==> flow/design.v <==
module life16(
    input clk,
    input load,
    input [255:0] data,
    output reg [255:0] q);
reg [3:0] sum;    
always @(posedge clk) begin
    if (load) begin q <= data; end
    else begin
        for (integer count = 0 ; count < 256 ; count++) begin
        if (count == 0) begin
            sum = q[1] + q[15] + q[16] + q[17] + q[31] + q[240] + q[241] +  q[255]; 
        end else if (count == 15) begin
            sum = q[14] + q[16] + q[0] + q[31] + q[240] + q[254] + q[30]  + q[255];
        end else if (count == 240) begin
            sum = q[0] + q[1] + q[15] + q[239] + q[241] + q[224] + q[225] + q[255];
        end else if (count == 255) begin
            sum = q[0] + q[14] +  q[15] + q[224] + q[238] + q[240] + q[239] + q[254];
        end else if (count > 0 && count < 15) begin
            sum = q[count -1] + q[count +1] + q[count +16] + q[count +15] + q[count +17] + q[count + 240] + q[count +239] + q[count +241];
        end else if (count % 16 == 0) begin 
            sum = q[count -1] + q[count +1] + q[count +15] + q[count +16] + q[count +17] + q[count -15] + q[count -16] + q[count +31];
        end else if (count % 16 == 15)  begin
            sum = q[count -1] + q[count +1] + q[count +15] + q[count -15]  + q[count +16] + q[count -16] + q[count -17]  + q[count -31];
        end else if (count > 240 && count < 255) begin
            sum = q[count -1] + q[count +1] + q[count - 15] + q[count - 16] + q[count - 17] + q[count - 240] + q[count - 241] + q[count - 239];
        end else begin
            sum = q[count -1] + q[count +1] + q[count -15] + q[count -16]  + q[count -17] + q[count +15] + q[count +16] + q[count +17];
        end
        if ((sum == 0 || sum == 1) || (sum >= 4)) begin
         	q[count] <= 0;
    	end else if (sum == 3) begin
         	q[count] <= 1;
    	end
    end
    end
end
endmodule
==> flow/run.sh <==
#!/bin/bash
# the make line also repeats each setting of config.mk as NAME=value (left out here)
make -C /OpenROAD-flow-scripts/flow DESIGN_CONFIG=/design/flow/config.mk WORK_HOME=/design/flow/orfs CLKGATE_MAP_FILE= finish
==> flow/config.mk <==
export PLATFORM = sky130hd
export DESIGN_NAME = life16
export DESIGN_NICKNAME = life16
export VERILOG_FILES = /design/flow/design.v
export SDC_FILE = /design/flow/constraint.sdc
export NUM_CORES = 4
export LEC_CHECK = 0
export CAP_MARGIN = 20
export CELL_PAD_IN_SITES_DETAIL_PLACEMENT = 1
export CORE_ASPECT_RATIO = 1.66
export CORE_MARGIN = 2
export CORE_UTILIZATION = 40
export HOLD_SLACK_MARGIN = 0.15
export MAX_ROUTING_LAYER = met4
export PLACE_DENSITY_LB_ADDON = 0.19
export SLEW_MARGIN = 20
==> flow/constraint.sdc <==
create_clock -name core_clock -period 5.0 [get_ports {clk}]
set_input_delay 1.0000 -clock core_clock [delete_from_list [all_inputs] [get_ports {clk}]]
set_output_delay 1.0000 -clock core_clock [all_outputs]
set_load 0.01 [all_outputs]
==> results of run 1 <==
[layout make-up]
type	count	area [um2]	area share
diodes	3	7.507	0.0001138
clock buffers	46	1045	0.01584
clock inverters	20	140.1	0.002125
inverters	2047	7684	0.1165
multi-input cells	3327	40650	0.6164
flip-flops and latches	256	7687	0.1166
well taps	1879	2351	0.03565
repair buffers	671	6389	0.09686
[through the flow]
stage            util  hold WS (ns)  setup slack (ns)  instance area (um2)
2_1_floorplan       -        0.7485             1.159                56600
3_3_place_gp   0.4612        0.7122            0.5833                64760
3_5_place_dp   0.4612        0.7111            0.4719                64760
4_1_cts        0.4697        0.7217            0.4509                65950
5_1_grt        0.4697        0.7421            0.3595                65950
6_report       0.4697        0.7268            0.3675                65950
[per-layer routing]
metal | routed length, um | vias to the layer above | track usage | part of all wire
li1 | - | 18941 | - | -
met1 | 70500 | 22024 | 0.3005 | 0.39
met2 | 92040 | 1006 | 0.4574 | 0.51
met3 | 8111 | 385 | 0.03067 | 0.045
met4 | 10650 | 0 | 0.1298 | 0.059
met5 | 0 | - | - | 0
==> impl.org, run 1 <==
#+TITLE: Flow metrics

** Status
- Run status :: finished clean

** Cells and area
- Final cell count without fillers :: approximately 8,200
- Relative to the synthesized area, the layout overhead comes to 16.53%.
- The final layout report lists a filler cell count of around 16,000.
- For this run, the post-layout net count is 8,392.

** Global routing
- Summed over all layers, the global routing overflow is 0.
- The first global-routing pass estimated 277.6 mm of wire.
- For this run, the total global-route usage over all layers was measured as 0.2637.
- Maximum number of pins on one net before global-route repair :: roughly 110
- Initial antenna violation count :: 3
- The number of global-route vias before repair was roughly 49,000.

** Drt
- The iteration count recorded for the first detailed-route pass is 5.
- Total number of vias :: 42,356
- For this sky-water flow run, the detailed-routed wirelength per cell is reported as 21.98 um.
- Post-route antenna net violation count :: 0
- Routed via count divided by cell count :: slightly above 5
- Number of design-rule violations left by the first detailed-router iteration :: roughly 1,700
- Total length of routed wires :: 181.3 mm
- DRC Markers :: 0

** Critical path
- The worst setup path is of the register to register kind.
- Launch point of the critical path :: q[220]
- The capture point of the critical path was reported as q[236].
- Dominant delay contributor by cell family on the critical path :: adder cells
- The STA report counts the stages on the worst setup path as 11.
- Walking the worst path, the cells encountered are inv_1, fa_1, fa_1, fa_1, inv_1, ha_1, inv_1, fa_1, nor4b_1, a21oi_1, or3_1.
- Critical path fanouts, max :: 4
- For the worst reg-to-reg path, the startpoint reported by OpenROAD is q[220].
- Delay of the slowest critical-path stage :: 0.53 ns
- The timing report notes that buffer and inverter cells on the critical path total 3.
- Critical Path Slowest Stage Cell :: edfxtp_1
- The cell that appears most often on the critical path is fa_1.
- Critical path capture point type :: register
- Worst R2R Setup Slack :: 0.37 ns
- Data on the critical path is required at its endpoint by between 5 and 6 ns.
- Worst flop-to-flop path endpoint :: q[236]
- STA classifies the critical path startpoint as a register.
- The data arrival time reported for the critical path is between 4 and 5 ns.
- R2R depth :: 11

** STA
- In the final report, the number of pins over their slew limit comes to 0.
- Largest clock skew in the final design :: about 0.03 ns
- Fin crit share :: 0.9265
- Setup repair after global routing missed its margin :: no
- In the final report, the number of endpoints failing setup comes to 0.
- Achievable clock frequency :: between 200 and 250 MHz
- Headroom to the max-slew limit :: 0.2951
- Final worst path period need :: 4.633 ns
- At the pin with the least slew margin, the transition time is 1.057 ns.
- Total Negative Setup Slacks :: 0 ns
- Hold-check failures listed in the final report amount to 0.

** Synth
- Top cells by area :: fa_1 (36%), ha_1 (17%), edfxtp_1 (14%)
- For this run, the register share of the synthesized area comes to 0.1358.
- Share of flip-flops with an asynchronous set or reset :: 0
- For reference, the top logic cell family by area is adder cells.
- Leading area contributor after synthesis :: fa_1
- Share of synthesized area spent on multiplexers :: 0.04527
- Area fraction in full adders, half adders and majority gates :: 0.5316
- Mapped Cells :: about 5,700
- Yosys cell count :: approximately 5,700
- Synthesis instantiated 15 different standard cells from the library.
- Synthesized Nets :: a little under 8,000
- The share of synthesized area in the top cell type comes to 0.3618.
- Counting the warning lines in the Yosys log gives 1.
- Counting flops with a built-in enable in the synthesized netlist gives 256.
- inv_1 is the most common cell in the netlist.
- Area fraction in xor and xnor cells :: 0
- Per-instance average area after synthesis :: 9.953 um2
- Sorting the synthesized cells by how often they occur yields inv_1 (2,047), fa_1 (1,023), ha_1 (768).
- Yosys aoi share :: 0.02290
- Yosys Chip Area :: 0.05660 mm2
- After synthesis the cells add up to around 0.057 mm2.
- Simple-gate share of the synthesized area :: 0.1184
- Main synth FF type :: edfxtp_1
- Flip-flop and latch count after synthesis :: 256

** CTS
- Root cell of the clock tree :: clkbuf_16
- The clock tree synthesis step divided the H-tree into 2 levels.
- TritonCTS buffer count :: 40
- TritonCTS clock tree :: done
- Insertion delay of the later-clocked pin in the worst-skew pair :: ~0.61 ns
- Post-CTS setup buffers :: 0
- Post-cts gate resize count :: 0
- CTS max path bufs :: 3
- In this run, post-CTS hold repair placed 0 buffers.
- The clock net in this run drives a total of ~260 sinks.
- Clock-pin slew was measured on the worst setup and hold paths at ~0.060 ns.

** Die
- Floorplan utilization :: 0.4031
- After floorplanning, the core was sized to cover between 0.1 and 0.15 mm2.
- Number of placement rows :: around 180
- The chip occupies between 0.1 and 0.15 mm2.
- The die is about 490 um tall.
- Die Span X :: 296.0 um
- During I/O placement, the number of pins put on the boundary was a little over 500.

** Run
- Warning total across the stage logs :: 28
- Reported max-cap violation count :: 0

** Hold path
- The path with the worst hold slack has its endpoint at q[2].
- Along the worst hold path, the cell count comes to 2.
- Type of the worst min-delay path :: register to register
- The worst hold path begins at q[17].

** Place
- In this run, placement finished with an instance count of 8,180.
- Port Buffer Count :: between 500 and 600
- GP Congestion :: 0.8961
- The HPWL after detailed placement is ~160 mm.
==> run 2: changes to the inputs <==
- CELL_PAD_IN_SITES_DETAIL_PLACEMENT: 1 -> default
- CELL_PAD_IN_SITES_GLOBAL_PLACEMENT: default -> 0
- CORE_ASPECT_RATIO: 1.66 -> 1.7
- CORE_UTILIZATION: 40 -> 55
- CTS_CLUSTER_SIZE: default -> 87
- GPL_TIMING_DRIVEN: default -> 1
- MAX_ROUTING_LAYER: met4 -> default
- PLACE_DENSITY_LB_ADDON: 0.19 -> default
- SLEW_MARGIN: 20 -> 0
- TNS_END_PERCENT: default -> 55
- clock period: 5.0 -> 3.53 ns (I/O delays scaled with it)
==> run 2 against run 1 <==
  * Now fails the layout checks on setup timing
  * Cell area rose by 17%
  * Core utilization grew 28 points
  * Via count is 7.9% higher
  * Worst hold slack worse by 0.026 ns
  * Synthesized cell count is the same
  * Maximum frequency rose by 18%
  * Worst setup slack got worse by 0.76 ns
  * Flip-flop count did not move
  * Non-clock buffer count rose by 1041
  * Count of clock-buffer cells in the layout rose by 6
  * Critical path type unchanged
  * Largest cell class unchanged
  * Highest routed layer is now met5
==> impl.org, run 2 <==
#+TITLE: Flow metrics

** Global routing
- Maximum number of pins on one net before global-route repair :: 64 (was 110)
- The overall routing resource usage was 0.3325 (was 0.2637).
- The global-route wire length before repair is 268.1 mm (was 277.6 mm).
- The number of global-route vias before repair is 50,492 (was 48,995).
- The total overflow reported by the global router is 0 (unchanged).
- Initial antenna violation count :: 2 (was 3)

** STA
- The final setup violation count is 431 (was 0).
- The total count of max-transition violations in the final report is 0 (unchanged).
- Worst Max-Slew Pin Slew :: 0.6939 ns (was 1.057 ns)
- Total Negative Setup Slacks :: -66.81 ns (was 0 ns)
- The number of endpoints with negative hold slack in the final report is 0 (unchanged).
- Setup repair after global routing missed its margin :: yes (was no)
- The fmax was 254.8 MHz (was 215.9 MHz).
- Hold slack final :: 0.7006 ns (was 0.7268 ns)
- Largest clock skew in the final design :: 0.03400 ns (was 0.03002 ns)
- Fin crit share :: 1.112 (was 0.9265)
- The worst slew slack as a fraction of its limit is 0.5374 (was 0.2951).
- Setup slack of the critical path after layout :: -0.3940 ns (was 0.3675 ns)
- Final worst path period need :: 3.924 ns (was 4.633 ns)

** Critical path
- The worst stage delay on the critical path was 0.50 ns (was 0.53 ns).
- Critical setup path kind :: register to register (unchanged)
- R2R depth :: 13 (was 11)
- Crit-path cells: clkinvlp_4, buf_4, buf_4, fa_1, fa_1, fa_1, inv_1, ha_2, inv_1, fa_1, nor4b_2, a21oi_1, or3_1 (was inv_1, fa_1, fa_1, fa_1, inv_1, ha_1, inv_1, fa_1, nor4b_1, a21oi_1, or3_1).
- The endpoint of the worst setup timing path was q[130] (was q[236]).
- The start point of the critical path was q[113] (was q[220]).
- Critical path depth in cells :: 13 (was 11)
- Data required, critical path :: 3.89 ns (was 5.36 ns)
- Critical Path Slowest Stage Cell :: fa_1 (was edfxtp_1)
- The setup slack of the most critical reg-to-reg path is -0.39 ns (was 0.37 ns).
- CP Data Arrival Time :: 4.28 ns (was 4.99 ns)
- The capturing element type of the critical path is a register (unchanged).
- Worst flop-to-flop path endpoint :: q[130] (was q[236])
- Dominant delay contributor by cell family on the critical path :: adder cells (unchanged)
- Critical path fanouts, max :: 3 (was 4)
- The library cell appearing most often on the critical path is fa_1 (unchanged).
- The count of buffering cells on the critical path with inverters included came to 5 (was 3).
- The type of origin of the critical path is a register (unchanged).
- The startpoint of the most critical register-to-register path is q[113] (was q[220]).

** Cells and area
- Layout Cell Area excl Fill :: 0.07692 mm2 (was 0.06595 mm2)
- The number of nets at the end of the flow came to 9,431 (was 8,392).
- Area grow syn2layout :: 35.90% (was 16.53%)

** CTS
- The H-tree depth reported by CTS came to 2 (unchanged).
- Clock sink total :: 256 (unchanged)
- Clock transition at the registers of the reported paths :: 0.06 ns (about the same)
- The maximum buffer depth of the clock tree was 3 (unchanged).
- Insertion delay of the later-clocked pin in the worst-skew pair :: 0.61 ns (about the same)
- TritonCTS clock tree :: done (unchanged)
- The cell at the root of the clock tree is clkbuf_16 (unchanged).
- The clock buffer count from CTS came to 38 (was 40).

** Place
- Post-place setup slack :: -0.4272 ns (was 0.4719 ns)
- Sum of net half-perimeters after detailed placement :: 142.9 mm (was 157.0 mm)
- The cell area after placement came to 0.07104 mm2 (was 0.06476 mm2).
- The number of I/O port buffers was 513 (unchanged).
- The placer congestion estimate was 0.9723 (was 0.8961).

** Synth
- The count of different cell masters after synthesis is 15 (unchanged).
- The number of cells produced by synthesis is 5,687 (unchanged).
- The synthesized-area fraction occupied by adder cells was 0.5316 (unchanged).
- Synthesized Nets :: 7,736 (unchanged)
- Yosys aoi share :: 0.02290 (unchanged)
- The synthesized-area fraction occupied by xor and xnor cells was 0 (unchanged).
- The largest combinational cell category by area is adder cells (unchanged).
- The area fraction of the dominant cell type after synthesis came to 0.3618 (unchanged).
- The number of synthesis warnings came to 1 (unchanged).
- The Yosys chip area was 0.05660 mm2 (unchanged).
- Share of synthesized area spent on multiplexers :: 0.04527 (unchanged)
- The synthesized-area fraction occupied by and/or/nand/nor cells came to 0.1184 (unchanged).
- The sequential fraction of the synthesis area came to 0.1358 (unchanged).
- Top cell types by occurrence after synthesis: inv_1 (2,047), fa_1 (1,023), ha_1 (768) (unchanged).
- Share of flip-flops with an asynchronous set or reset :: 0 (unchanged)
- Yosys cell count :: 5,687 (unchanged)
- Main synth FF type :: edfxtp_1 (unchanged)
- The cell taking the most area after synthesis is fa_1 (unchanged).
- The library cell with the highest instance count after synthesis is inv_1 (unchanged).
- The average size of a mapped cell came to 9.953 um2 (unchanged).
- The count of library flops with an enable pin came to 256 (unchanged).
- Top cells by area :: fa_1 (36%), ha_1 (17%), edfxtp_1 (14%) (unchanged)
- Flip-flop and latch count after synthesis :: 256 (unchanged)
- Cell area after synthesis :: 0.05660 mm2 (unchanged)

** Die
- The pre-placement core utilization is 0.5537 (was 0.4031).
- Number of placement rows :: 153 (was 177)
- The overall die height is 422.3 um (was 488.7 um).
- Die Span X :: 250.0 um (was 296.0 um)
- The top-level port count was 514 (unchanged).
- Chip area :: 0.1056 mm2 (was 0.1446 mm2)
- The standard cell core area is 0.1022 mm2 (was 0.1404 mm2).

** Drt
- Post-route antenna net violation count :: 0 (unchanged)
- Wirelength per Cell :: 19.59 um (was 21.98 um)
- The number of DRC markers in iteration 0 is 1,888 (was 1,712).
- The count of TritonRoute iterations in the first routing pass came to 5 (unchanged).
- The count of unresolved DRC violations after routing was 0 (unchanged).
- Routed via count divided by cell count :: 5.238 (was 5.135)
- The detailed-route wire length came to 170.9 mm (was 181.3 mm).
- Antenna diode count :: 0 (was 3)
- Total number of vias :: 45,693 (was 42,356)

** Hold path
- The number of cells on the worst hold path was 2 (unchanged).
- Launch point of the worst hold path :: load (was q[17])
- Type of the worst min-delay path :: input port to register (was register to register)
- Worst Hold End :: q[84] (was q[2])

** Status
- Run status :: failed layout checks (was finished clean)
- The layout checks failed on setup timing.

** Run
- The count of warning messages emitted by the tools was 30 (was 28).
- The reported max-cap violation count was 0 (unchanged).
[run 2: metrics by stage]
step / util / cells
3_5_place_dp: 0.6949 / 8316
6_report: 0.7524 / 8724
2_1_floorplan: - / 5687
5_1_grt: 0.7524 / 8724
3_3_place_gp: 0.6949 / 8316
4_1_cts: 0.7354 / 8619
[run 2: what timing repair did]
item | CTS | global route
endpoints found under the hold margin | 0 | 0
hold buffers | 0 | 0
resized | 374 | 272
buffers inserted | 265 | 157
endpoints found under the setup margin | 477 | 511
pin swaps | 312 | 228
gates cloned | 0 | 0
[run 2: layout make-up]
type                    count  area [um2]
clock buffers              52        1025
multi-input cells        3327       43220
clock inverters            13       82.58
fillers                  7540       25310
repair buffers           1712       15070
inverters                2047        8188
well taps                1317        1648
flip-flops and latches    256        7687
[run 2: per-layer routing]
metal,global-route usage,wire length (um)
met5,0,27
met4,0.1987,12410
met3,0.03875,7839
met2,0.5941,87110
met1,0.3818,63490
==> run 3: changes to the inputs <==
- CELL_PAD_IN_SITES_GLOBAL_PLACEMENT: 0 -> default
- CORE_ASPECT_RATIO: 1.7 -> default
- CORE_UTILIZATION: 55 -> 29
- CTS_CLUSTER_SIZE: 87 -> default
- GPL_TIMING_DRIVEN: 1 -> default
- HOLD_SLACK_MARGIN: 0.15 -> default
- SLEW_MARGIN: 0 -> 20
- TNS_END_PERCENT: 55 -> default
- clock period: 3.53 -> 5.62 ns (I/O delays scaled with it)
==> run 3 against run 2 <==
  * The run now finishes clean
  * Final cell count grew 1.0%
  * Count of clock-buffer cells in the layout increased by 9
  * Flip-flop count is the same
  * Clock skew down 0.0083 ns
  * Sequential share of layout area rose by 1.6 points
  * Maximum frequency decreased by 13%
  * Via count shrank 10%
  * Global-route usage fell by 15 points
  * Core utilization fell by 41 points
  * Worst setup slack gained 1.5 ns
  * Routed wire length increased by 5.0%
  * Cell area decreased by 14%
==> impl.org, run 3 <==
#+TITLE: Flow metrics

** Die
- Top-level I/O count :: 514 (unchanged)
- Core Box Area :: 0.1944 mm2 (was 0.1022 mm2)
- The area of the chip is 0.1987 mm2 (was 0.1056 mm2).
- Number of placement rows :: 162 (was 153)
- The pre-placement core utilization is 0.2912 (was 0.5537).
- Height of the die :: 445.8 um (was 422.3 um)
- Die Span X :: 445.8 um (was 250.0 um)

** Hold path
- Launch point of the worst hold path :: q[100] (was load)
- The number of cells on the worst hold path was 2 (unchanged).
- Type of the worst min-delay path :: register to register (was input port to register)
- Worst Hold End :: q[115] (was q[84])

** Critical path
- Crit-path cells :: inv_1, buf_4, fa_1, fa_1, fa_1, inv_1, ha_1, inv_1, fa_1, nor4b_1, a21oi_1, or3_1 (was clkinvlp_4, buf_4, buf_4, fa_1, fa_1, fa_1, inv_1, ha_2, inv_1, fa_1, nor4b_2, a21oi_1, or3_1)
- Worst R2R Setup Slack :: 1.08 ns (was -0.39 ns)
- The worst stage delay on the critical path was 0.52 ns (was 0.50 ns).
- The library cell appearing most often on the critical path was fa_1 (unchanged).
- Launch point of the critical path :: q[99] (was q[113])
- Buffer and inverter count on the worst path :: 4 (was 5)
- Critical setup path kind :: register to register (unchanged)
- The startpoint of the most critical register-to-register path is q[99] (was q[113]).
- Critical path fanouts, max :: 5 (was 3)
- The slowest cell on the critical path is edfxtp_1 (was fa_1).
- The critical path depth came to 12 (was 13).
- The path depth of the worst reg2reg path came to 12 (was 13).
- Crit path capture :: q[100] (was q[130])
- Data required, critical path :: 6.00 ns (was 3.89 ns)
- The end of the worst register-to-register path is q[100] (was q[130]).
- Critical path capture point type :: register (unchanged)
- The family with the most delay on the worst path is adder cells (unchanged).
- The type of origin of the critical path is a register (unchanged).
- The worst endpoint data arrival time came to 4.92 ns (was 4.28 ns).

** Synth
- The number of nets produced by synthesis was 7,736 (unchanged).
- Yosys cell count :: 5,687 (unchanged)
- The synthesized-area fraction occupied by adder cells is 0.5316 (unchanged).
- Yosys top cell by instances :: inv_1 (unchanged)
- The number of synthesis warnings is 1 (unchanged).
- The combined area of all synthesized cells was 0.05660 mm2 (unchanged).
- Share of synthesized area spent on multiplexers :: 0.04527 (unchanged)
- Per-instance average area after synthesis :: 9.953 um2 (unchanged)
- The synthesized-area fraction occupied by xor and xnor cells was 0 (unchanged).
- Top cell types by occurrence after synthesis :: inv_1 (2,047), fa_1 (1,023), ha_1 (768) (unchanged)
- The number of cells produced by synthesis is 5,687 (unchanged).
- Yosys Chip Area :: 0.05660 mm2 (unchanged)
- The area fraction of the dominant cell type after synthesis came to 0.3618 (unchanged).
- Seq/Total Area, Yosys :: 0.1358 (unchanged)
- Distinct lib cells :: 15 (unchanged)
- The top flip-flop cell by instance count after synthesis is edfxtp_1 (unchanged).
- The share of async-settable or async-resettable flops after synthesis came to 0 (unchanged).
- The largest combinational cell category by area was adder cells (unchanged).
- Top cells by area: fa_1 (36%), ha_1 (17%), edfxtp_1 (14%) (unchanged).
- The synthesized-area fraction occupied by and/or/nand/nor cells was 0.1184 (unchanged).
- The compound-gate portion of the synthesized area is 0.02290 (unchanged).
- Count of library flops with an enable pin :: 256 (unchanged)
- The cell taking the most area after synthesis is fa_1 (unchanged).
- The total of flip-flops plus latches after synthesis is 256 (unchanged).

** STA
- The fmax was 220.5 MHz (was 254.8 MHz).
- Final Slew Violations :: 0 (unchanged)
- Headroom to the max-slew limit :: 0.4121 (was 0.5374)
- Largest clock skew in the final design :: 0.02573 ns (was 0.03400 ns)
- Total setup violations reported at the end of the flow :: 0 (was 431)
- The total negative slack for setup checks is 0 ns (was -66.81 ns).
- Setup repair after global routing missed its margin: no (was yes).
- The tightest hold margin is 0.7417 ns (was 0.7006 ns).
- Worst Max-Slew Pin Slew :: 0.8809 ns (was 0.6939 ns)
- Final worst path period need :: 4.535 ns (was 3.924 ns)
- Final Hold Vio Count :: 0 (unchanged)
- The final critical-path share of the clock period came to 0.8070 (was 1.112).

** CTS
- The clock buffer count from CTS is 46 (was 38).
- Insertion delay of the later-clocked pin in the worst-skew pair :: 0.66 ns (was 0.61 ns)
- Post-cts gate resize count :: 0 (was 374)
- The H-tree depth reported by CTS came to 2 (unchanged).
- Hold bufs inserted after CTS :: 0 (unchanged)
- The maximum buffer depth of the clock tree was 3 (unchanged).
- The post-CTS repair timing setup buffer count is 0 (was 265).
- The clock net sink count was 256 (unchanged).
- Clock transition at the registers of the reported paths :: 0.05 ns (was 0.06 ns)
- The cell at the root of the clock tree is clkbuf_16 (unchanged).
- The clock tree from TritonCTS is done (unchanged).

** Global routing
- The total overflow reported by the global router is 0 (unchanged).
- Maximum number of pins on one net before global-route repair :: 95 (was 64)
- The number of global-route vias before repair was 44,783 (was 50,492).
- The number of antenna violations at the first check in global routing came to 13 (was 2).
- The overall routing resource usage came to 0.1822 (was 0.3325).
- The global-route wire length before repair came to 270.6 mm (was 268.1 mm).

** Cells and area
- The number of nets at the end of the flow is 8,276 (was 9,431).
- The area growth from synthesis to layout was 16.72% (was 35.90%).
- Number of filler cells placed in the layout :: 19,561 (was 7,540)

** Place
- The placer congestion estimate was 0.8559 (was 0.9723).
- Sum of net half-perimeters after detailed placement :: 154.6 mm (was 142.9 mm)
- Port Buffer Count :: 513 (unchanged)

** Drt
- Routed via count divided by cell count :: 4.661 (was 5.238)
- Wirelength per Cell :: 20.36 um (was 19.59 um)
- The total via count in the routed design came to 41,064 (was 45,693).
- Post-route antenna net violation count :: 0 (unchanged)
- The count of unresolved DRC violations after routing was 0 (unchanged).
- Total length of routed wires :: 179.4 mm (was 170.9 mm)
- First-pass detailed-route iteration total :: 8 (was 5)
- Number of design-rule violations left by the first detailed-router iteration :: 1,972 (was 1,888)

** Run
- Reported max-cap violation count :: 0 (unchanged)
- The count of warning messages emitted by the tools came to 26 (was 30).

** Status
- Run status :: finished clean (was failed layout checks)
==> run 3: final cells by class <==
cell class              instances  area (um2)  area share
multi-input cells            3327       40650      0.6154
flip-flops and latches        256        7687      0.1164
inverters                    2047        7684      0.1163
repair buffers                549        5460     0.08265
well taps                    2542        3181     0.04814
clock buffers                  61        1229     0.01860
clock inverters                22       152.6    0.002311
diodes                          7       17.52   0.0002652
==> run 3: layer usage <==
metal  GRT usage  wire length, um  up-vias
li1            -                -    18744
met1      0.2144            70870    21032
met2      0.3186            89360      950
met3     0.02763             8275      334
met4     0.09723            10880        4
met5           0               30        -
==> run 3: through the flow <==
stage	util	instance area, um2	setup WS (ns)	instances
finish	0.3399	66060	1.085	8811
global route	0.3399	66060	0.9334	8811
CTS	0.3398	66040	1.141	8804
detailed placement	0.3327	64660	1.146	8721
global placement	0.3327	64660	1.225	8721
floorplan	-	56600	1.779	5687
==> run 4: changes to the inputs <==
- CAP_MARGIN: 20 -> 40
- CELL_PAD_IN_SITES_DETAIL_PLACEMENT: default -> 1
- CELL_PAD_IN_SITES_GLOBAL_PLACEMENT: default -> 1
- CORE_ASPECT_RATIO: default -> 1.66
- CORE_UTILIZATION: 29 -> 40
- GPL_ROUTABILITY_DRIVEN: default -> 0
- HOLD_SLACK_MARGIN: default -> 0.15
- MAX_ROUTING_LAYER: default -> met5
- PLACE_DENSITY_LB_ADDON: default -> 0.19
- SETUP_SLACK_MARGIN: default -> 1.4
- TNS_END_PERCENT: default -> 95
- clock period: 5.62 -> 5.0 ns (I/O delays scaled with it)
==> run 4 against run 3 <==
  * Global-route usage up 9.3 points
  * Register-to-register slack worse by 0.10 ns
  * Clock skew down 0.0067 ns
  * Core utilization up 20 points
==> impl.org, run 4 <==
#+TITLE: Flow metrics

** Drt
- Total number of vias :: 45,798 (was 41,064)
- Post-route antenna net violation count :: 0 (unchanged)
- The count of TritonRoute iterations in the first routing pass came to 7 (was 8).
- DRC Markers :: 0 (unchanged)
- Routed via count divided by cell count :: 5.062 (was 4.661)
- Number of design-rule violations left by the first detailed-router iteration :: 1,492 (was 1,972)
- The detailed-route wire length is 201.3 mm (was 179.4 mm).
- The routed length per placed instance was 22.25 um (was 20.36 um).

** Synth
- The compound-gate portion of the synthesized area is 0.02290 (unchanged).
- The sequential fraction of the synthesis area was 0.1358 (unchanged).
- The number of nets produced by synthesis came to 7,736 (unchanged).
- Leading area contributor after synthesis :: fa_1 (unchanged)
- The synthesized-area fraction occupied by xor and xnor cells is 0 (unchanged).
- Main synth FF type :: edfxtp_1 (unchanged)
- Cell area after synthesis :: 0.05660 mm2 (unchanged)
- The share of async-settable or async-resettable flops after synthesis is 0 (unchanged).
- Top cell types by occurrence after synthesis: inv_1 (2,047), fa_1 (1,023), ha_1 (768) (unchanged).
- The multiplexer share of the synthesized area is 0.04527 (unchanged).
- The synthesized-area fraction occupied by adder cells was 0.5316 (unchanged).
- The total of flip-flops plus latches after synthesis is 256 (unchanged).
- Top cells by area: fa_1 (36%), ha_1 (17%), edfxtp_1 (14%) (unchanged).
- Yosys Chip Area :: 0.05660 mm2 (unchanged)
- Yosys cell count :: 5,687 (unchanged)
- Top logic family :: adder cells (unchanged)
- Yosys top cell by instances :: inv_1 (unchanged)
- Count of library flops with an enable pin :: 256 (unchanged)
- Mapped Cells :: 5,687 (unchanged)
- Per-instance average area after synthesis :: 9.953 um2 (unchanged)
- Distinct lib cells :: 15 (unchanged)
- Simple-gate share of the synthesized area :: 0.1184 (unchanged)
- The number of synthesis warnings came to 1 (unchanged).
- Share of Yosys cell area claimed by the top area cell type :: 0.3618 (unchanged)

** Hold path
- The critical hold path startpoint was q[196] (was q[100]).
- The type of the tightest min-delay check was register to register (unchanged).
- The worst min-delay path endpoint is q[211] (was q[115]).
- Number of stages on the worst hold path :: 2 (unchanged)

** Critical path
- The capturing element type of the critical path is a register (unchanged).
- CP Data Arrival Time :: 4.40 ns (was 4.92 ns)
- The path depth of the worst reg2reg path was 12 (unchanged).
- The critical-path maximum fanout came to 5 (unchanged).
- The family with the most delay on the worst path was adder cells (unchanged).
- Launch point of the critical path :: q[160] (was q[99])
- Critical path depth in cells :: 12 (unchanged)
- Critical setup path kind :: register to register (unchanged)
- The data required time at the worst endpoint was 5.38 ns (was 6.00 ns).
- Crit-path cells :: clkinvlp_4, buf_4, fa_1, fa_1, fa_1, inv_1, ha_1, inv_1, fa_1, nor4b_2, a21oi_1, or3_1 (was inv_1, buf_4, fa_1, fa_1, fa_1, inv_1, ha_1, inv_1, fa_1, nor4b_1, a21oi_1, or3_1)
- Worst flop-to-flop path endpoint :: q[161] (was q[100])
- The worst stage delay on the critical path is 0.55 ns (was 0.52 ns).
- Most common cell type on the critical path :: fa_1 (unchanged)
- Reg2reg start :: q[160] (was q[99])
- Critical Path Slowest Stage Cell :: fa_1 (was edfxtp_1)
- The setup slack of the most critical reg-to-reg path is 0.98 ns (was 1.08 ns).
- Critical Path Start Type :: register (unchanged)
- The endpoint of the worst setup timing path is q[161] (was q[100]).
- Buffer and inverter count on the worst path :: 4 (unchanged)

** Die
- The die width is 296.0 um (was 445.8 um).
- The area of the chip came to 0.1446 mm2 (was 0.1987 mm2).
- The standard cell core area came to 0.1404 mm2 (was 0.1944 mm2).
- Floorplan utilization :: 0.4031 (was 0.2912)
- The overall die height was 488.7 um (was 445.8 um).
- The number of placement rows was 177 (was 162).
- Top-level I/O count :: 514 (unchanged)

** Status
- Run status :: finished clean (unchanged)

** STA
- The transition time of the tightest slew-check pin was 0.8637 ns (was 0.8809 ns).
- The total negative slack for setup checks was 0 ns (unchanged).
- The worst slew slack as a fraction of its limit came to 0.4242 (was 0.4121).
- The final worst slack was 0.9834 ns (was 1.085 ns).
- Fin crit share :: 0.8033 (was 0.8070)
- The shortest clock period the worst path allows after layout came to 4.017 ns (was 4.535 ns).
- Final Slew Violations :: 0 (unchanged)
- Final Hold Vio Count :: 0 (unchanged)
- The fmax is 249.0 MHz (was 220.5 MHz).
- Largest clock skew in the final design :: 0.01908 ns (was 0.02573 ns)
- The final setup violation count was 0 (unchanged).
- Hold slack final :: 0.8012 ns (was 0.7417 ns)
- Setup repair after global routing missed its margin :: yes (was no)

** CTS
- The clock buffer count from CTS is 40 (was 46).
- Clock sink total :: 256 (unchanged)
- Hold bufs inserted after CTS :: 0 (unchanged)
- Root cell of the clock tree :: clkbuf_16 (unchanged)
- The H-tree depth reported by CTS came to 2 (unchanged).
- TritonCTS clock tree :: done (unchanged)
- Clock transition at the registers of the reported paths :: 0.06 ns (was 0.05 ns)
- CTS max path bufs :: 3 (unchanged)
- The clock insertion delay at the later pin of the skew report was 0.62 ns (was 0.66 ns).

** Cells and area
- The number of nets at the end of the flow was 9,186 (was 8,276).
- Footprint of the multi-input gates :: 0.04358 mm2 (was 0.04065 mm2)
- Layout Cell Area excl Fill :: 0.07646 mm2 (was 0.06606 mm2)
- Area taken by flip-flops and latches :: 0.007687 mm2 (unchanged)
- The area growth from synthesis to layout came to 35.09% (was 16.72%).
- Number of filler cells placed in the layout :: 15,452 (was 19,561)

** Place
- Port Buffer Count :: 513 (unchanged)
- Post-placement cell area :: 0.06564 mm2 (was 0.06466 mm2)
- The placement-stage worst setup slack was 0.7848 ns (was 1.146 ns).
- Sum of net half-perimeters after detailed placement :: 153.4 mm (was 154.6 mm)

** Global routing
- The maximum number of pins on one net before global-route repair was 91 (was 95).
- Wire length of the first global-routing pass :: 297.9 mm (was 270.6 mm)
- Via count of the first global-routing pass :: 52,151 (was 44,783)
- Overall global routing resource usage :: 0.2754 (was 0.1822)
- The number of antenna violations at the first check in global routing came to 6 (was 13).
- The total overflow reported by the global router was 0 (unchanged).

** Run
- The count of warning messages emitted by the tools is 29 (was 26).
- Reported max-cap violation count :: 0 (unchanged)
run 4: through the flow:
stage / util / instances
finish: 0.5446 / 9048
global route: 0.5445 / 9046
CTS: 0.5204 / 8795
detailed placement: 0.4675 / 8049
global placement: 0.4675 / 8049
floorplan: - / 5687
run 4: cell type report:
cell class / count / share of cell area
Clock inverter: 10 / 0.001015
Clock buffer: 60 / 0.01435
Antenna cell: 4 / 0.0001309
Inverter: 2047 / 0.1125
Tap cell: 1879 / 0.03075
Multi-Input combinational cell: 3327 / 0.5699
Sequential cell: 256 / 0.1005
Timing Repair Buffer: 1465 / 0.1709
run 4: routing by layer:
layer	track usage	wire length, um	vias up
li1	-	-	20583
met3	0.03231	8399	424
met5	0	28	-
met1	0.3173	76470	23735
met4	0.1348	11800	4
met2	0.5012	104700	1052
run 4: timing repair:
| item | 4_1_cts | 5_1_grt |
|---|---|---|
| setup endpoints to repair | 497 | 465 |
| pin swaps | 394 | 263 |
| gates resized | 289 | 491 |
| setup buffers | 676 | 249 |
==> run 5: changes to the inputs <==
- CAP_MARGIN: 40 -> 20
- CELL_PAD_IN_SITES_DETAIL_PLACEMENT: 1 -> default
- CELL_PAD_IN_SITES_GLOBAL_PLACEMENT: 1 -> default
- CORE_ASPECT_RATIO: 1.66 -> default
- CORE_MARGIN: 2 -> 4
- CORE_UTILIZATION: 40 -> 56
- GPL_ROUTABILITY_DRIVEN: 0 -> 1
- HOLD_SLACK_MARGIN: 0.15 -> default
- MAX_ROUTING_LAYER: met5 -> default
- PLACE_DENSITY: default -> 0.61
- PLACE_DENSITY_LB_ADDON: 0.19 -> default
- SETUP_SLACK_MARGIN: 1.4 -> -0.44
- TNS_END_PERCENT: 95 -> 90
- clock period: 5.0 -> 4.76 ns (I/O delays scaled with it)
==> run 5 against run 4 <==
  * Sequential share of layout area rose by 1.7 points
  * Largest cell class unchanged
  * Die area fell by 27%
==> impl.org, run 5 <==
#+TITLE: Flow metrics

** CTS
- TritonCTS buffer count :: 43 (was 40)
- The maximum buffer depth of the clock tree came to 3 (unchanged).
- The clock transition at the register clock pins on the worst setup and hold paths after CTS came to 0.06 ns (about the same).
- Insertion delay of the later-clocked pin in the worst-skew pair :: 0.62 ns (about the same)
- The cell at the root of the clock tree was clkbuf_16 (unchanged).
- The clock tree from TritonCTS was done (unchanged).
- Post-CTS setup buffers :: 0 (was 676)
- The clock net sink count is 256 (unchanged).
- The number of instances resized during post-cts repair was 0 (was 289).
- Clock H-tree levels :: 2 (unchanged)
- The quantity of hold-fixing buffers added after cts was 0 (unchanged).

** Critical path
- Crit-path cells :: inv_1, fa_1, fa_1, fa_1, inv_1, ha_1, inv_1, fa_1, nor4b_1, a21oi_1, or3_1 (was clkinvlp_4, buf_4, fa_1, fa_1, fa_1, inv_1, ha_1, inv_1, fa_1, nor4b_2, a21oi_1, or3_1)
- The capturing element type of the critical path is a register (unchanged).
- CP Data Arrival Time :: 4.62 ns (was 4.40 ns)
- Critical setup path kind :: register to register (unchanged)
- Critical path depth in cells :: 11 (was 12)
- Delay of the slowest critical-path stage :: 0.52 ns (was 0.55 ns)
- Data required, critical path :: 5.14 ns (was 5.38 ns)
- Critical Path Slowest Stage Cell :: fa_1 (unchanged)
- Most common cell type on the critical path :: fa_1 (unchanged)
- The startpoint of the most critical register-to-register path is q[18] (was q[160]).
- Launch point of the critical path :: q[18] (was q[160])
- Crit path capture :: q[19] (was q[161])
- Critical path fanouts, max :: 6 (was 5)
- The end of the worst register-to-register path is q[19] (was q[161]).
- The family with the most delay on the worst path is adder cells (unchanged).
- Buffer and inverter count on the worst path :: 3 (was 4)
- R2R depth :: 11 (was 12)
- Critical Path Start Type :: register (unchanged)
- The setup slack of the most critical reg-to-reg path came to 0.52 ns (was 0.98 ns).

** Synth
- The synthesized-area fraction occupied by xor and xnor cells came to 0 (unchanged).
- The share of async-settable or async-resettable flops after synthesis was 0 (unchanged).
- Share of Yosys cell area claimed by the top area cell type :: 0.3618 (unchanged)
- The top flip-flop cell by instance count after synthesis is edfxtp_1 (unchanged).
- The Yosys chip area was 0.05660 mm2 (unchanged).
- The library cell with the highest instance count after synthesis is inv_1 (unchanged).
- Top logic family :: adder cells (unchanged)
- The count of different cell masters after synthesis is 15 (unchanged).
- The compound-gate portion of the synthesized area is 0.02290 (unchanged).
- Leading area contributor after synthesis :: fa_1 (unchanged)
- The number of synthesis warnings came to 1 (unchanged).
- Simple-gate share of the synthesized area :: 0.1184 (unchanged)
- Mapped Cells :: 5,687 (unchanged)
- Top cells by area :: fa_1 (36%), ha_1 (17%), edfxtp_1 (14%) (unchanged)
- The number of nets produced by synthesis is 7,736 (unchanged).
- Top cell types by occurrence after synthesis: inv_1 (2,047), fa_1 (1,023), ha_1 (768) (unchanged).
- Yosys cell count :: 5,687 (unchanged)
- The count of library flops with an enable pin came to 256 (unchanged).
- The multiplexer share of the synthesized area came to 0.04527 (unchanged).
- The synthesized-area fraction occupied by adder cells is 0.5316 (unchanged).
- Cell area after synthesis :: 0.05660 mm2 (unchanged)
- The total of flip-flops plus latches after synthesis is 256 (unchanged).
- The sequential fraction of the synthesis area was 0.1358 (unchanged).
- Per-instance average area after synthesis :: 9.953 um2 (unchanged)

** Global routing
- The total overflow reported by the global router is 0 (unchanged).
- Wire length of the first global-routing pass :: 240.8 mm (was 297.9 mm)
- Maximum number of pins on one net before global-route repair :: 95 (was 91)
- The number of antenna violations at the first check in global routing is 0 (was 6).
- Overall global routing resource usage :: 0.2950 (was 0.2754)
- The number of global-route vias before repair is 42,738 (was 52,151).

** Drt
- DRC Markers :: 0 (unchanged)
- Total length of routed wires :: 153.3 mm (was 201.3 mm)
- First-pass detailed-route iteration total :: 6 (was 7)
- The count of inserted antenna diode cells was 0 (was 4).
- The total via count in the routed design came to 40,801 (was 45,798).
- Wirelength per Cell :: 19.90 um (was 22.25 um)
- Routed via count divided by cell count :: 5.296 (was 5.062)
- Post-route antenna net violation count :: 0 (unchanged)
- Number of design-rule violations left by the first detailed-router iteration :: 2,185 (was 1,492)

** Place
- The placement-stage worst setup slack was 0.5383 ns (was 0.7848 ns).
- The number of I/O port buffers was 513 (unchanged).
- The count of placed standard cells including taps is 7,634 (was 8,049).
- GP Congestion :: between 0.9 and 1
- Sum of net half-perimeters after detailed placement :: 132.1 mm (was 153.4 mm)

** Run
- Warning total across the stage logs :: 27 (was 29)
- Reported max-cap violation count :: 0 (unchanged)

** Cells and area
- The area growth from synthesis to layout came to 15.79% (was 35.09%).
- The footprint of the multi-input gates came to 0.04065 mm2 (was 0.04358 mm2).
- The area used by sequential logic in the layout was 0.007687 mm2 (unchanged).
- Number of filler cells placed in the layout :: 8,365 (was 15,452)
- Final cell count without fillers :: 7,704 (was 9,048)
- The number of nets at the end of the flow was 8,430 (was 9,186).

** STA
- The fmax came to 236.1 MHz (was 249.0 MHz).
- The final setup violation count is 0 (unchanged).
- The worst slew slack as a fraction of its limit came to 0.3838 (was 0.4242).
- The final clock skew is 0.02036 ns (was 0.01908 ns).
- Final Hold Vio Count :: 0 (unchanged)
- Setup repair after global routing missed its margin :: no (was yes)
- Total Negative Setup Slacks :: 0 ns (unchanged)
- The final critical-path share of the clock period is 0.8897 (was 0.8033).
- Worst Max-Slew Pin Slew :: 0.9243 ns (was 0.8637 ns)
- Final Slew Violations :: 0 (unchanged)
- Final worst path period need :: 4.235 ns (was 4.017 ns)
- Setup slack of the critical path after layout :: 0.5250 ns (was 0.9834 ns)

** Die
- The number of placement rows is 116 (was 177).
- The standard cell core area came to 0.1001 mm2 (was 0.1404 mm2).
- Height of the die :: 325.9 um (was 488.7 um)
- The area of the chip is 0.1062 mm2 (was 0.1446 mm2).
- Top-level I/O count :: 514 (unchanged)
- Die Span X :: 325.9 um (was 296.0 um)
- The pre-placement core utilization is 0.5652 (was 0.4031).

** Hold path
- The number of cells on the worst hold path is 2 (unchanged).
- The critical hold path startpoint is q[108] (was q[196]).
- The worst min-delay path endpoint was q[123] (was q[211]).
- Type of the worst min-delay path :: register to register (unchanged)

** Status
- Run status: finished clean (unchanged).
-- run 5: per-layer routing --
| metal | up-vias | part of all wire | global-route usage |
|---|---|---|---|
| li1 | 19028 | - | - |
| met1 | 20574 | 0.43 | 0.3956 |
| met2 | 977 | 0.48 | 0.4974 |
| met3 | 222 | 0.053 | 0.03980 |
| met4 | 0 | 0.039 | 0.09975 |
| met5 | - | 0 | 0 |
-- run 5: per-stage QoR --
stage	utilization	hold slack [ns]	instance area [um2]
final	0.6544	0.7240	65540
after global routing	0.6544	0.7598	65540
after CTS	0.6544	0.7274	65540
after detailed placement	0.6422	0.7054	64310
after global placement	0.6422	0.7010	64310
after floorplan	-	0.7485	56600
-- run 5: area by class of cell --
class / instances / area share
Clock buffer: 52 / 0.01758
Clock inverter: 18 / 0.001145
Inverter: 2047 / 0.1172
Multi-Input combinational cell: 3327 / 0.6203
Sequential cell: 256 / 0.1173
Tap cell: 1298 / 0.02478
Timing Repair Buffer: 706 / 0.1017
==> run 6: changes to the inputs <==
- ABC_AREA: default -> 1
- CAP_MARGIN: 20 -> 35
- CELL_PAD_IN_SITES_GLOBAL_PLACEMENT: default -> 0
- CORE_MARGIN: 4 -> 2
- CORE_UTILIZATION: 56 -> 72
- CTS_CLUSTER_SIZE: default -> 81
- GPL_ROUTABILITY_DRIVEN: 1 -> default
- GPL_TIMING_DRIVEN: default -> 1
- PLACE_DENSITY: 0.61 -> 0.66
- SETUP_SLACK_MARGIN: -0.44 -> -0.11
- SLEW_MARGIN: 20 -> 0
- TNS_END_PERCENT: 90 -> default
- clock period: 4.76 -> 1.5 ns (I/O delays scaled with it)
==> run 6 against run 5 <==
  * The flow now stops in 5_1_grt
  * Die area decreased by 21%
  * Synthesized cell count increased by 27%
  * Synthesized area increased by 3.7%
==> impl.org, run 6 <==
* Implementation run

** Status
- Run status :: did not finish (was finished clean)
- Stage where the run ended :: 5_1_grt
- Error msg :: [ERROR GRT-0232] Routing congestion too high. Check the congestion heatmap in the GUI.

** Synth
- The synthesized-area fraction occupied by and/or/nand/nor cells is 0.1863 (was 0.1184).
- Mapped Cells :: 7,207 (was 5,687)
- The Yosys chip area was 0.05868 mm2 (was 0.05660 mm2).
- The sequential fraction of the synthesis area came to 0.1310 (was 0.1358).
- Area fraction in full adders, half adders and majority gates :: 0.5128 (was 0.5316)
- Share of synthesized area spent on multiplexers :: 0 (was 0.04527)
- Count of library flops with an enable pin :: 256 (unchanged)
- The largest combinational cell category by area is adder cells (unchanged).
- Distinct lib cells :: 12 (was 15)
- Share of Yosys cell area claimed by the top area cell type :: 0.3490 (was 0.3618)
- Area fraction in xor and xnor cells :: 0 (unchanged)
- The number of synthesis warnings is 1 (unchanged).
- Main synth FF type :: edfxtp_1 (unchanged)
- Leading area contributor after synthesis :: fa_1 (unchanged)
- The number of nets produced by synthesis was 9,256 (was 7,736).
- Top cell types by occurrence after synthesis :: inv_1 (2,535), nand2_1 (1,784), fa_1 (1,023) (was inv_1 (2,047), fa_1 (1,023), ha_1 (768))
- Yosys top cell by instances :: inv_1 (unchanged)
- Share of flip-flops with an asynchronous set or reset :: 0 (unchanged)
- The combined area of all synthesized cells came to 0.05868 mm2 (was 0.05660 mm2).
- Flip-flop and latch count after synthesis :: 256 (unchanged)
- The compound-gate portion of the synthesized area was 0 (was 0.02290).
- Top cells by area: fa_1 (35%), ha_1 (16%), inv_1 (16%) (was fa_1 (36%), ha_1 (17%), edfxtp_1 (14%)).
- Per-instance average area after synthesis :: 8.142 um2 (was 9.953 um2)
- The number of cells in the yosys synthesis report is 7,207 (was 5,687).

** Place
- Post-placement cell area :: 0.07257 mm2 (was 0.06431 mm2)
- The placer congestion estimate came to 0.9756 (was 0.9248).
- The number of I/O port buffers is 513 (unchanged).
- The placement-stage worst setup slack is -2.110 ns (was 0.5383 ns).
- Sum of net half-perimeters after detailed placement :: 151.5 mm (was 132.1 mm)

** Die
- The top-level port count came to 514 (unchanged).
- The standard cell core area is 0.08055 mm2 (was 0.1001 mm2).
- Number of placement rows :: 104 (was 116)
- The overall die height was 289.5 um (was 325.9 um).
- Chip area :: 0.08379 mm2 (was 0.1062 mm2)
- Die Span X :: 289.5 um (was 325.9 um)
- Floorplan utilization :: 0.7285 (was 0.5652)

** CTS
- The H-tree depth reported by CTS is 2 (unchanged).
- Root cell of the clock tree :: clkbuf_16 (unchanged)
- The clock buffer count from CTS came to 41 (was 43).
- The clock net sink count is 256 (unchanged).
- CTS max path bufs :: 3 (unchanged)

** Global routing
- Overall routing resource usage recorded by global route was 0.8243.
- Recorded from the global router log, the overflow total was roughly 330.
[run 6: what timing repair did]
item,4_1_cts
setup endpoints to repair,768
buffers inserted,129
resized,202
pin swaps,111
hold buffers,0
[run 6: stage by stage]
step,utilization,setup TNS [ns],cells
4_1_cts,0.9336,-1067.67,9813
3_5_place_dp,0.9009,-918.86,9613
3_3_place_gp,0.9009,-872.86,9613
2_1_floorplan,-,-885.05,7207
[run 6: metal layers]
| layer | GRT usage | GRT overflow |
|---|---|---|
| met5 | 0.3301 | 3 |
| met4 | 0.8615 | 140 |
| met3 | 0.7320 | 21 |
| met2 | 0.9641 | 155 |
| met1 | 0.7927 | 7 |
==> run 7: changes to the inputs <==
- ABC_AREA: 1 -> default
- CAP_MARGIN: 35 -> 20
- CELL_PAD_IN_SITES_DETAIL_PLACEMENT: default -> 2
- CELL_PAD_IN_SITES_GLOBAL_PLACEMENT: 0 -> default
- CORE_UTILIZATION: 72 -> 60
- CTS_CLUSTER_SIZE: 81 -> default
- GPL_TIMING_DRIVEN: 1 -> default
- PLACE_DENSITY: 0.66 -> default
- PLACE_DENSITY_LB_ADDON: default -> 0.07
- SETUP_SLACK_MARGIN: -0.11 -> 0.12
- SLEW_MARGIN: 0 -> 20
- clock period: 1.5 -> 5.28 ns (I/O delays scaled with it)
==> run 7 against run 6 <==
  * The run fails in 3_5_place_dp
  * Synthesized cell count decreased by 21%
  * Die area up 16%
  * Synthesized area fell by 3.5%
==> impl.org, run 7 <==
* Implementation run

** Synth
- The number of cells in the yosys synthesis report came to 5,687 (was 7,207).
- Distinct lib cells :: 15 (was 12)
- The average size of a mapped cell came to 9.953 um2 (was 8.142 um2).
- Cell area after synthesis :: 0.05660 mm2 (was 0.05868 mm2)
- Share of synthesized area spent on multiplexers :: 0.04527 (was 0)
- The share of async-settable or async-resettable flops after synthesis is 0 (unchanged).
- The cell taking the most area after synthesis is fa_1 (unchanged).
- The library cell with the highest instance count after synthesis was inv_1 (unchanged).
- Area fraction in xor and xnor cells :: 0 (unchanged)
- Synthesized Nets :: 7,736 (was 9,256)
- Seq/Total Area, Yosys :: 0.1358 (was 0.1310)
- Flip-flop and latch count after synthesis :: 256 (unchanged)
- The count of library flops with an enable pin is 256 (unchanged).
- The top flip-flop cell by instance count after synthesis is edfxtp_1 (unchanged).
- Yosys Chip Area :: 0.05660 mm2 (was 0.05868 mm2)
- Simple-gate share of the synthesized area :: 0.1184 (was 0.1863)
- Yosys aoi share :: 0.02290 (was 0)
- Top logic family :: adder cells (unchanged)
- Mapped Cells :: 5,687 (was 7,207)
- Top cell types by occurrence after synthesis :: inv_1 (2,047), fa_1 (1,023), ha_1 (768) (was inv_1 (2,535), nand2_1 (1,784), fa_1 (1,023))
- Top cells by area :: fa_1 (36%), ha_1 (17%), edfxtp_1 (14%) (was fa_1 (35%), ha_1 (16%), inv_1 (16%))
- Count of yosys warnings during synthesis :: 1 (unchanged)
- Area fraction in full adders, half adders and majority gates :: 0.5316 (was 0.5128)
- Share of Yosys cell area claimed by the top area cell type :: 0.3618 (was 0.3490)

** Die
- The number of placement rows came to 112 (was 104).
- Chip area :: 0.09681 mm2 (was 0.08379 mm2)
- Top-level I/O count :: 514 (unchanged)
- Core Box Area :: 0.09347 mm2 (was 0.08055 mm2)
- Floorplan utilization :: 0.6055 (was 0.7285)
- The die width came to 311.1 um (was 289.5 um).
- Height of the die :: 311.1 um (was 289.5 um)

** Status
- Error msg :: Error: detail_place.tcl, 38 bad optional access (was [ERROR GRT-0232] Routing congestion too high. Check the congestion heatmap in the GUI.)
- Run status: did not finish (unchanged).
- The failing step is 3_5_place_dp (was 5_1_grt).

** Place
- Port Buffer Count :: 513 (unchanged)
- GP Congestion :: 0.9415 (was 0.9756)
==> run 7: stage by stage <==
step,std cells,cell area (um2),hold slack (ns)
after global placement,7433,63040,0.7048
after floorplan,5687,56600,0.7485
==> run 8: changes to the inputs <==
- CELL_PAD_IN_SITES_DETAIL_PLACEMENT: 2 -> default
- CORE_UTILIZATION: 60 -> 70
- CTS_CLUSTER_SIZE: default -> 85
- HOLD_SLACK_MARGIN: default -> -0.09
- PLACE_DENSITY_LB_ADDON: 0.07 -> default
- SETUP_SLACK_MARGIN: 0.12 -> default
- clock period: 5.28 -> 3.39 ns (I/O delays scaled with it)
==> run 8 against run 7 <==
  * The flow stops in 5_1_grt
  * Die area down 14%
  * Synthesized cell count unchanged
  * Synthesized area is the same
==> impl.org, run 8 <==
* Implementation run

** Status
- Run status: did not finish (unchanged).
- The failing step was 5_1_grt (was 3_5_place_dp).
- Error msg: [ERROR GRT-0232] Routing congestion too high. Check the congestion heatmap in the GUI (was Error: detail_place.tcl, 38 bad optional access).

** CTS
- According to the CTS report, the clock sink count is about 260.
- Root cell of the clock tree :: clkbuf_16
- TritonCTS buffer count :: around 41
- CTS max path bufs :: 3
- Clock H-tree levels :: 2

** Place
- GP Congestion :: 0.9890 (was 0.9415)
- Placed Instances :: between 7,000 and 8,000
- Setup slack on the worst path after placement came out at -0.5616 ns.
- Sum of net half-perimeters after detailed placement :: between 100 and 150 mm
- The number of I/O port buffers was 513 (unchanged).
- The placed instances occupy a cell area of around 0.071 mm2.

** Synth
- Yosys Chip Area :: 0.05660 mm2 (unchanged)
- Top cells by area :: fa_1 (36%), ha_1 (17%), edfxtp_1 (14%) (unchanged)
- The synthesized-area fraction occupied by adder cells came to 0.5316 (unchanged).
- The cell taking the most area after synthesis was fa_1 (unchanged).
- The synthesized-area fraction occupied by and/or/nand/nor cells was 0.1184 (unchanged).
- Cell area after synthesis :: 0.05660 mm2 (unchanged)
- The compound-gate portion of the synthesized area was 0.02290 (unchanged).
- Top cell types by occurrence after synthesis: inv_1 (2,047), fa_1 (1,023), ha_1 (768) (unchanged).
- Per-instance average area after synthesis :: 9.953 um2 (unchanged)
- The sequential fraction of the synthesis area was 0.1358 (unchanged).
- Share of flip-flops with an asynchronous set or reset :: 0 (unchanged)
- Share of Yosys cell area claimed by the top area cell type :: 0.3618 (unchanged)
- Yosys cell count :: 5,687 (unchanged)
- The count of different cell masters after synthesis came to 15 (unchanged).
- Count of yosys warnings during synthesis :: 1 (unchanged)
- The count of library flops with an enable pin came to 256 (unchanged).
- The synthesized-area fraction occupied by xor and xnor cells came to 0 (unchanged).
- Top logic family :: adder cells (unchanged)
- Flip-flop and latch count after synthesis :: 256 (unchanged)
- Share of synthesized area spent on multiplexers :: 0.04527 (unchanged)
- Yosys top cell by instances :: inv_1 (unchanged)
- Synthesized Nets :: 7,736 (unchanged)
- Mapped Cells :: 5,687 (unchanged)
- Main synth FF type :: edfxtp_1 (unchanged)

** Die
- The area of the chip was 0.08315 mm2 (was 0.09681 mm2).
- Core Box Area :: 0.08029 mm2 (was 0.09347 mm2)
- The number of placement rows was 104 (was 112).
- Floorplan utilization :: 0.7050 (was 0.6055)
- Top-level I/O count :: 514 (unchanged)
- Height of the die :: 288.4 um (was 311.1 um)
- The die width is 288.4 um (was 311.1 um).

** Global routing
- Overall global routing resource usage :: 0.7268
- Overall overflow remaining after global route :: 17
==> run 8: stage by stage <==
stage,hold slack (ns),utilization
2_1_floorplan,0.7485,-
3_3_place_gp,0.7913,0.8834
3_5_place_dp,0.7955,0.8834
4_1_cts,0.6877,0.9247
==> run 8: per-layer routing <==
layer	GRT overflow	track usage
met1	0	0.7037
met2	3	0.9286
met3	3	0.5521
met5	0	0.1415
met4	11	0.7665
==> run 8: what timing repair did <==
action	in CTS
setup endpoints to repair	512
pin swaps	269
hold buffers	0
buffers inserted	231
resized	176
==> run 9: changes to the inputs <==
- CAP_MARGIN: 20 -> 40
- CELL_PAD_IN_SITES_DETAIL_PLACEMENT: default -> 2
- CELL_PAD_IN_SITES_GLOBAL_PLACEMENT: default -> 1
- CORE_ASPECT_RATIO: default -> 0.57
- CORE_UTILIZATION: 70 -> 26
- CTS_CLUSTER_SIZE: 85 -> default
- GPL_ROUTABILITY_DRIVEN: default -> 0
- HOLD_SLACK_MARGIN: -0.09 -> default
- MAX_ROUTING_LAYER: default -> met5
- MIN_ROUTING_LAYER: default -> met2
- PLACE_DENSITY_LB_ADDON: default -> 0.19
- SETUP_SLACK_MARGIN: default -> 1.4
- SLEW_MARGIN: 20 -> 40
- TNS_END_PERCENT: default -> 95
- clock period: 3.39 -> 4.84 ns (I/O delays scaled with it)
==> run 9 against run 8 <==
  * The run now finishes clean
  * Synthesized area stayed put
  * Synthesized cell count stayed put
  * Die area went up to 2.7 times the previous value
==> impl.org, run 9 <==
#+TITLE: Flow metrics

** Place
- Sum of net half-perimeters after detailed placement :: 184.5 mm (was 141.4 mm)
- The number of I/O port buffers was 513 (unchanged).

** Drt
- Dividing the detail-routed wire length by the instance count gives roughly 24 um.
- Total length of routed wires :: roughly 250 mm
- In this run the remaining antenna-violating nets after routing total 0.
- After detailed routing, the number of remaining DRC violations is 0.
- After the first detailed-routing iteration, the DRC count stood at between 6,000 and 7,000.
- Detailed routing inserted a total of approximately 63,000 vias.
- Routed via count divided by cell count :: ~6.2
- First-pass detailed-route iteration total :: 5

** Synth
- Flip-flop and latch count after synthesis :: 256 (unchanged)
- The Yosys chip area is 0.05660 mm2 (unchanged).
- Top cells by area :: fa_1 (36%), ha_1 (17%), edfxtp_1 (14%) (unchanged)
- Top cell types by occurrence after synthesis: inv_1 (2,047), fa_1 (1,023), ha_1 (768) (unchanged).
- The number of synthesis warnings is 1 (unchanged).
- Share of Yosys cell area claimed by the top area cell type :: 0.3618 (unchanged)
- Yosys top cell by instances :: inv_1 (unchanged)
- Yosys cell count :: 5,687 (unchanged)
- Seq/Total Area, Yosys :: 0.1358 (unchanged)
- Leading area contributor after synthesis :: fa_1 (unchanged)
- The synthesized-area fraction occupied by xor and xnor cells came to 0 (unchanged).
- Share of synthesized area spent on multiplexers :: 0.04527 (unchanged)
- The combined area of all synthesized cells was 0.05660 mm2 (unchanged).
- The synthesized-area fraction occupied by adder cells was 0.5316 (unchanged).
- The largest combinational cell category by area is adder cells (unchanged).
- Synthesized Nets :: 7,736 (unchanged)
- The synthesized-area fraction occupied by and/or/nand/nor cells is 0.1184 (unchanged).
- Share of flip-flops with an asynchronous set or reset :: 0 (unchanged)
- The compound-gate portion of the synthesized area is 0.02290 (unchanged).
- Per-instance average area after synthesis :: 9.953 um2 (unchanged)
- The count of different cell masters after synthesis came to 15 (unchanged).
- Main synth FF type :: edfxtp_1 (unchanged)
- Mapped Cells :: 5,687 (unchanged)
- The count of library flops with an enable pin is 256 (unchanged).

** CTS
- The H-tree depth reported by CTS was 2 (unchanged).
- The clock reaches the later pin of the worst-skew pair after 0.70 ns.
- TritonCTS buffer count :: 44 (was 41)
- Hold bufs inserted after CTS :: 0 (unchanged)
- Clock sink total :: 256 (unchanged)
- CTS max path bufs :: 3 (unchanged)
- TritonCTS clock tree :: done
- The cell at the root of the clock tree is clkbuf_16 (unchanged).
- The registers of the reported paths see a clock transition of about 0.070 ns.

** STA
- In the final run the clock tree shows a worst skew of 0.02845 ns.
- The final timing summary puts the cycle share of the worst path at 0.8417.
- Total setup violations reported at the end of the flow :: 0
- Headroom to the max-slew limit came out at 0.4740.
- Setup repair after global routing missed its margin :: yes
- Worst Max-Slew Pin Slew :: slightly below 0.8 ns
- Achievable clock frequency :: about 250 MHz
- Total Negative Setup Slacks :: 0 ns
- Subtracting the final worst setup slack from the clock period gives 4.074 ns.
- Counting endpoints that fail hold in the final report gives 0.
- Final Slew Violations :: 0

** Hold path
- For the worst min-delay path, the startpoint reported by OpenROAD is q[178].
- Number of stages on the worst hold path :: 3
- Type of the worst min-delay path :: register to register
- The worst hold path terminates at q[193].

** Critical path
- Critical path fanouts, max :: 6
- Critical path capture point type :: register
- Critical Path Slowest Stage Cell :: fa_1
- The launch point of the worst register-to-register path is recorded as q[129].
- CP Data Arrival Time :: ~4.5 ns
- The worst register-to-register path has a depth of 12.
- The launch point of the critical path was reported as q[129].
- The script reports the combined buffer and inverter count of the critical path as 4.
- Delay of the slowest critical-path stage :: about 0.53 ns
- For the worst setup path, the data required time is between 5 and 6 ns.
- Crit path capture :: q[128]
- Listed in order, past its start point the critical path passes clkinvlp_4, buf_6, fa_1, fa_1, fa_1, inv_1, ha_1, inv_1, fa_2, nor4b_4, a21oi_2, or3_1.
- STA classifies the critical path startpoint as a register.
- Critical setup path kind :: register to register
- Worst R2R Setup Slack :: about 0.77 ns
- The timing report lists the critical path depth as 12 cells.
- Dominant delay contributor by cell family on the critical path :: adder cells
- The timing report shows the most common cell along the critical path to be fa_1.
- Worst flop-to-flop path endpoint :: q[128]

** Cells and area
- Number of filler cells placed in the layout :: roughly 23,000
- Footprint of the multi-input gates :: approximately 0.045 mm2
- Area grow syn2layout :: 43.05%
- In the final design database the tool counted 9,315 nets.
- Area taken by flip-flops and latches :: roughly 0.0077 mm2

** Global routing
- Routing resource usage on met2 recorded by global route was 0.3775.
- met3 track demand over resource after global routing is 0.4544.
- The number of antenna violations at the first check in global routing came to 12.
- Overall overflow remaining after global route :: 0
- Summed over all routing layers, the global router reports a total usage of 0.3239.
- The number of global-route vias before repair was approximately 78,000.
- The first global-routing pass estimated around 350 mm of wire.
- Entering global routing, the biggest net connects between 60 and 70 pins.
- Per the GRT log, the top usage layer is met3.
- Global routing met1 resource utilization :: 0

** Die
- The overall die height is 356.3 um (was 288.4 um).
- Die Span X :: 622.0 um (was 288.4 um)
- Chip area :: 0.2216 mm2 (was 0.08315 mm2)
- The top-level port count came to 514 (unchanged).
- The pre-placement core utilization is 0.2613 (was 0.7050).
- The number of placement rows is 129 (was 104).
- Core Box Area :: 0.2166 mm2 (was 0.08029 mm2)

** Run
- Warning total across the stage logs :: 29
- In this run the maximum-capacitance check reported violations numbering 0.

** Status
- Run status: finished clean (was did not finish).
==> run 9: through the flow <==
step | hold slack (ns) | area, um2 | util | setup slack (ns) | std cells
2_1_floorplan | 0.7485 | 58840 | - | 1.029 | 5687
3_3_place_gp | 0.7105 | 67580 | 0.3120 | 0.4432 | 9086
3_5_place_dp | 0.7431 | 67610 | 0.3121 | 0.4556 | 9087
4_1_cts | 0.8031 | 76100 | 0.3513 | 0.8301 | 9890
5_1_grt | 0.8471 | 80930 | 0.3736 | 0.6323 | 10207
6_report | 0.8402 | 80970 | 0.3738 | 0.7661 | 10222
==> run 9: timing repair <==
| action | 4_1_cts | 5_1_grt |
|---|---|---|
| setup endpoints to repair | 512 | 512 |
| setup buffers | 725 | 290 |
| resized | 482 | 669 |
| pin swaps | 396 | 278 |
| endpoints found under the hold margin | 0 | 0 |
==> run 9: per-layer routing <==
layer  share of wire  vias to the layer above  wire [um]
met3            0.42                     1031     103500
met2            0.52                    18342     128700
met5           0.017                        -       4297
li1                -                    20793          -
met4           0.042                       97      10300
met1               0                    23144          0
==> run 9: layout make-up <==
cell class | count | share of cell area
repair buffers | 1590 | 0.1780
well taps | 2882 | 0.04454
multi-input cells | 3327 | 0.5570
inverters | 2047 | 0.1087
flip-flops and latches | 256 | 0.09494
clock buffers | 60 | 0.01460
diodes | 42 | 0.001298
clock inverters | 18 | 0.0009117
